job 2146:
==> flow/design.v <==
module CS(clk, reset, X, Y);
	input clk, reset; 
	input [7:0] X;
	output [9:0] Y;
	reg [9:0] X1,X2, X3, X4, X5, X6, X7, X8, X9;
	wire[9:0] avg_w;
	reg [9:0] avg;
	reg [9:0] appr;
	wire[9:0] Y_keep_w;
	reg [9:0] Y;
	reg [12:0] avg_dividend;
	reg [12:0] Y_dividend;
	reg [12:0] total_num;
	reg [9:0] least;
	wire [12:0] avg_dis = 13'd9;
	wire [12:0] Y_dis = 13'd8;
	always @(negedge clk) begin
		if(reset) begin
			X1 <= 0; X2 <= 0; X3 <= 0; X4 <= 0; X5 <= 0; X6 <= 0; X7 <= 0; X8 <= 0; X9 <= 0;
			avg_dividend <= 0;
			total_num <= 0;
		end  
		else begin 
			if (total_num < 9)
				total_num <= total_num + 1;
			X1 <= X2;
			X2 <= X3;
			X3 <= X4;
			X4 <= X5;
			X5 <= X6;
			X6 <= X7;
			X7 <= X8;
			X8 <= X9;
			X9 <= X;
			avg_dividend <= X2+X3+X4+X5+X6+X7+X8+X9+X; 	
		end  
	end  
	calc c1(avg_dividend, avg_dis, avg_w);
	always @(*) begin
		avg = avg_w;
		appr = X1;
		least = 1000;
		if( (avg >= X1) && (avg - X1) < least) begin
			appr = X1;
			least = avg - X1;
		end
		if(avg >= X2 && (avg - X2) < least) begin
			appr = X2;
			least = avg - X2;
		end
		if(avg >= X3 && (avg - X3) < least) begin
			appr = X3;
			least = avg - X3;
		end
		if(avg >= X4 && (avg - X4) < least) begin
			appr = X4;
			least = avg - X4;
		end
		if(avg >= X5 && (avg - X5) < least) begin
			appr = X5;
			least = avg - X5;
		end
		if(avg >= X6 && (avg - X6) < least) begin
			appr = X6;
			least = avg - X6;
		end
		if(avg >= X7 && (avg - X7) < least) begin
			appr = X7;
			least = avg - X7;
		end
		if(avg >= X8 && (avg - X8) < least) begin
			appr = X8;
			least = avg - X8;
		end
		if(avg >= X9 && (avg - X9) < least) begin
			appr = X9;
			least = avg - X9;
		end
		Y_dividend = avg_dividend + avg_dis*appr;
	end  
	calc c2(Y_dividend, Y_dis, Y_keep_w);	
	always @(posedge clk) begin
		if (total_num >= 9)
			Y <= Y_keep_w;
	end 
endmodule
module  calc
    #(parameter width=13)   
	(dividend, divisor, merchant);
	input [width-1:0]       dividend;   
	input [width-1:0]       divisor;   
	output [width-1:0]      merchant;   
	reg [width-1:0]     	temp_dividend;  
	reg [width-1:0]      	temp_divisor;  
	reg [2*width-1:0]    	temp_did;
	reg [2*width-1:0]   	temp_dis;
	reg [width-1:0]      	merchant;   
	reg [width-1:0]      	remainder;   
	integer 		i;
    always @(*) begin
		temp_dividend = dividend;
		temp_divisor = divisor;	
	end
    always @(*) begin
		temp_did = {{width{1'b0}}, temp_dividend};
		temp_dis = {temp_divisor, {width{1'b0}}};
		for(i = 0; i < width; i = i +1) begin
			temp_did = temp_did << 1;
			if(temp_did >= temp_dis) 
				temp_did = temp_did - temp_dis + 1'b1;
			else 
				temp_did = temp_did;
		end  
		merchant = temp_did[width-1:0];
		remainder = temp_did[width*2-1: width];
	end  
endmodule
clock: 70.0 ns
lec_check: 0
abc_area: 0
cap_margin: 20
core_aspect_ratio: 1.19
core_margin: 5
core_utilization: 59
cts_cluster_size: 14
place_density: 0.45
slew_margin: 20
tns_end_percent: 15
run.sh (not shown) runs the stock make flow with config.mk's settings and CLKGATE_MAP_FILE=.
Job 2146 reached the end of the flow, and the finished layout is clean on the timing, DRC and antenna checks.
diff inputs: job 2146 => job 4047
Settings: TNS_END_PERCENT changed from 15 to 85; ABC_AREA removed (was 0); MAX_ROUTING_LAYER newly set to met4; PLACE_DENSITY removed (was 0.45); CORE_ASPECT_RATIO removed (was 1.19); CORE_MARGIN changed from 5 to 2; CTS_CLUSTER_SIZE removed (was 14); CORE_UTILIZATION changed from 59 to 40.
Findings:
Job 4047 has completed all stages; timing, DRC and antenna checks passed. Against job 2146, job 4047 reports a number of global-route vias before repair that is lower. The wire length of job 4047 is higher than that of job 2146. Per the comparison of job 4047 with job 2146, wire length on met3 up 160 um, critical path data required time up 0.02 ns, chip height up about 8%, design area up about 3%.
The following lists how job 935 was set up differently from job 4047:
Settings: ABC_AREA: unset -> 0; TNS_END_PERCENT: 85 -> 25; CTS_CLUSTER_DIAMETER: unset -> 267; CORE_UTILIZATION: 40 -> 72; CORE_MARGIN: 2 -> 3; GPL_TIMING_DRIVEN: unset -> 0; CTS_CLUSTER_SIZE: unset -> 36; GPL_ROUTABILITY_DRIVEN: unset -> 0; SLEW_MARGIN: 20 -> 5; MIN_ROUTING_LAYER: unset -> met2.
Notes after the runs:
FAIL job 935 @ global routing (5_1_grt): tool exited with error. Comparing job 935 and job 4047, count of input and output buffers is lower on job 935. Compared with job 4047, job 935 shows placed wire-length estimate after detailed placement lower by about 6.5%. Floorplan core density: job 935 > job 4047. Count of standard-cell rows (job 935 over job 4047): decrease, about 26%. Comparing job 4047 against job 935, there is no change at all in number of buffers created by CTS. Diff job 4047 -> job 935: die area went down, placed standard-cell area went down. The sink count of the clock tree on job 4047 is in line with that on job 935. Diff job 4047 -> job 935 | number of cells upsized or downsized after cts | increase of 99.
diff inputs: job 935 => job 3972
Settings: changing ABC_AREA from 0 to 1; changing MIN_ROUTING_LAYER from met2 to met1; changing MAX_ROUTING_LAYER from met4 to met5.
==> results <==
- Taking job 935 over job 3972, the detailed-placement wirelength estimate ratio works out to 1.07.
- Job 3972 | status: complete | timing, DRC, antenna: pass
- Sort job 935 and job 3972 by area of the die, ascending, and job 3972 comes first.
- Taking job 935 as the reference, in job 3972 number of unique standard cell types used by synthesis lost 43%; XOR/XNOR share of the synthesized area held; yosys-reported design area after synthesis now sits lower.
- Core utilization before placement: job 935 and job 3972 compared, higher one is job 935
--- input diff job 3972..job 7638 ---
Settings: CORE_UTILIZATION: 72 -> 40; MIN_ROUTING_LAYER: met1 -> met2; MAX_ROUTING_LAYER: met5 -> met4; CTS_CLUSTER_SIZE: 36 -> unset; ABC_AREA: 1 -> unset; CTS_CLUSTER_DIAMETER: 267 -> unset; HOLD_SLACK_MARGIN: unset -> 0.26; TNS_END_PERCENT: 25 -> 85.
## What came out
Routed wire length deteriorates in job 7638 relative to job 3972. | synthesized-area fraction occupied by adder cells | lower: job 7638 |. Critical path depth (higher): job 3972. For job 7638, the largest non-sequential cell family by area was AND-OR/OR-AND gates, unlike job 3972, where it was simple AND/OR/NAND/NOR gates. Of the two values seen for most crowded layer after global routing, met3 was produced by job 7638 and met2 by job 3972. Measured against each other, job 7638 and job 3972 differ in number of buffers and inverters on the critical path, the lower figure coming from job 7638. Comparing job 7638 and job 3972, overall die width is higher on job 7638.
Here is what was changed in the inputs of job 9336 compared with job 7638.
Settings: clearing MIN_ROUTING_LAYER, which used to be met2; swapping 40 for 72 in CORE_UTILIZATION; putting ABC_AREA at 0 where nothing was set; clearing HOLD_SLACK_MARGIN, which used to be 0.26; swapping 3 for 5 in CORE_MARGIN; clearing MAX_ROUTING_LAYER, which used to be met4; putting CTS_CLUSTER_SIZE at 98 where nothing was set; putting PLACE_DENSITY at 0.42 where nothing was set; swapping 5 for 20 in SLEW_MARGIN; swapping 85 for 15 in TNS_END_PERCENT; clearing GPL_TIMING_DRIVEN, which used to be 0; putting CORE_ASPECT_RATIO at 1.19 where nothing was set; clearing GPL_ROUTABILITY_DRIVEN, which used to be 0.
==> results <==
- On sequential share of layout area, the higher figure sits with job 9336, not job 7638.
- Compared with job 7638, in job 9336 total placed cells including tap cells fell by about 10%, violation count after the first detailed-route iteration lower.
- Per the comparison of job 9336 with job 7638, via count fell by 25%; worst setup slack shrank by 0.53 ns; cell area went down.
